==> flow/design.v (excerpt) <==
module Test1
    #(   
    parameter W_IN        = 16,
    parameter W_IN_MODULE = 26,
    parameter BWIDTH      = 18,
    parameter FILTERWIDTH = 13,
    parameter AWIDTH      = 30,
    parameter DWIDTH      = 27,
    parameter DFWIDTH     = 18,
    parameter RWIDTH      = 8,
    parameter RFWIDTH     = 6,
    parameter DSPWIDTH    = 48,
    parameter MULTWIDTH   = DWIDTH + W_IN ,
    parameter RZEROS      = DFWIDTH - RFWIDTH,
    parameter W_OUT       = 16
) (
    input  wire clk,
    input  wire rst,
    input  wire [W_IN -1:0  	] s_chans_dataI,
    input  wire [W_IN -1:0  	] s_chans_dataQ,
    input  wire              	  s_chans_valid,
    input  wire [FILTERWIDTH-1:0] Filter_Coefficient,
    input  wire [FILTERWIDTH-1:0] Error_Coefficient,
    input  wire [RWIDTH-1:0     ] R_level,
    output wire              	  Valid_Out,
    output wire [W_IN_MODULE-1:0] OutputI,
    output wire [W_IN_MODULE-1:0] OutputQ
);
wire        [W_IN_MODULE:0] Module_Out;  
wire signed [DSPWIDTH-1:0 ] EMA_Out ;    
wire signed [DWIDTH+6:0   ] EMA_Out_Shift;  
wire signed [DWIDTH-1:0   ] EMA_Out_Round;  
wire        [DWIDTH-1:0   ] R_with_zeros;
wire signed [DSPWIDTH-1:0 ] Error_Out ;
wire signed [DWIDTH+6:0   ] Error_Out_Shift;  
wire signed [DWIDTH-1:0   ] Error_Out_Round;  
wire valid_connection,valid_error,valid_out_error;
reg   [0:0]  Valid_1,Valid_2;
reg  signed [W_IN-1:0       ] received_Qsignal;
reg  signed [W_IN-1:0       ] received_Isignal;
reg  signed [MULTWIDTH-1:0  ] first_Qmult;
reg  signed [MULTWIDTH-1:0  ] first_Imult;
wire signed [W_IN_MODULE-1:0] first_Qmult_round ;
wire signed [W_IN_MODULE-1:0] first_Imult_round ;
wire signed [W_IN-1:0       ] Satureted_real;
wire signed [W_IN-1:0       ] Satureted_imag;
reg  signed [W_IN_MODULE-1:0] Q_out_reg;
reg  signed [W_IN_MODULE-1:0] I_out_reg;
    assign Valid_Out  = valid_out_error;
    assign OutputQ    = Q_out_reg;
    assign OutputI    = I_out_reg;
always @(posedge clk) begin
  if (rst) begin
    received_Isignal <= 0;
    received_Qsignal <= 0;
    first_Imult      <= 0;
    first_Qmult      <= 0;
    Valid_1          <= 1'b0;
    Valid_2          <= 1'b0;
    I_out_reg        <= 0;
    Q_out_reg        <= 0;
  end else begin
    if(s_chans_valid) begin
        received_Isignal <= s_chans_dataI;  
  ...
Settings: LEC_CHECK=0, CAP_MARGIN=40, CORE_MARGIN=2, CORE_UTILIZATION=72, CTS_CLUSTER_DIAMETER=100, CTS_CLUSTER_SIZE=13, GPL_ROUTABILITY_DRIVEN=1, MAX_ROUTING_LAYER=met5, MIN_ROUTING_LAYER=met1, PLACE_DENSITY_LB_ADDON=0.04, SETUP_SLACK_MARGIN=2.23, SLEW_MARGIN=20, TNS_END_PERCENT=100; clock period 7.54 ns.
run.sh (not shown) runs the stock make flow with config.mk's settings and CLKGATE_MAP_FILE=.
The first run finished but failed the layout checks on setup timing.
Change:
Settings changed: ABC_AREA from default to 1, CAP_MARGIN 40 to 20, CTS_CLUSTER_DIAMETER 100 to default, CTS_CLUSTER_SIZE 13 to default, GPL_ROUTABILITY_DRIVEN 1 to default, MAX_ROUTING_LAYER met5 to default, MIN_ROUTING_LAYER met1 to default, PLACE_DENSITY_LB_ADDON 0.04 to 0.24, SETUP_SLACK_MARGIN 2.23 to default, TNS_END_PERCENT 100 to default.
Clock period 7.54 ns to 6.01 ns, I/O delays scaled along.
=> With this change the flow never finished: it broke off in 5_1_grt. Die area rises by 9.2%. Synthesized area rose by about 9%. Synthesized cell count grows by 33%.
Change:
Settings changed: ABC_AREA 1 to default, CAP_MARGIN 20 to 0, CTS_CLUSTER_DIAMETER from default to 360, CTS_CLUSTER_SIZE from default to 22, PLACE_DENSITY from default to 0.65, PLACE_DENSITY_LB_ADDON 0.24 to default, SETUP_SLACK_MARGIN from default to 0.92.
Clock period 6.01 ns to 7.75 ns, I/O delays scaled along.
Outcome:
- The new run finished but fails on setup timing
- synthesized cell count drops by 25%
- area after synthesis goes down by 8.5%
- die area fell by 8.4%
Change:
Settings changed: CTS_CLUSTER_DIAMETER 360 to default, CTS_CLUSTER_SIZE 22 to default.
After rerunning: The new run finished but fails on setup timing; sequential share of layout area went down by 0.13 points; clock-buffer cell count went up by 42; final area went up slightly; non-clock buffer count went down by 34.
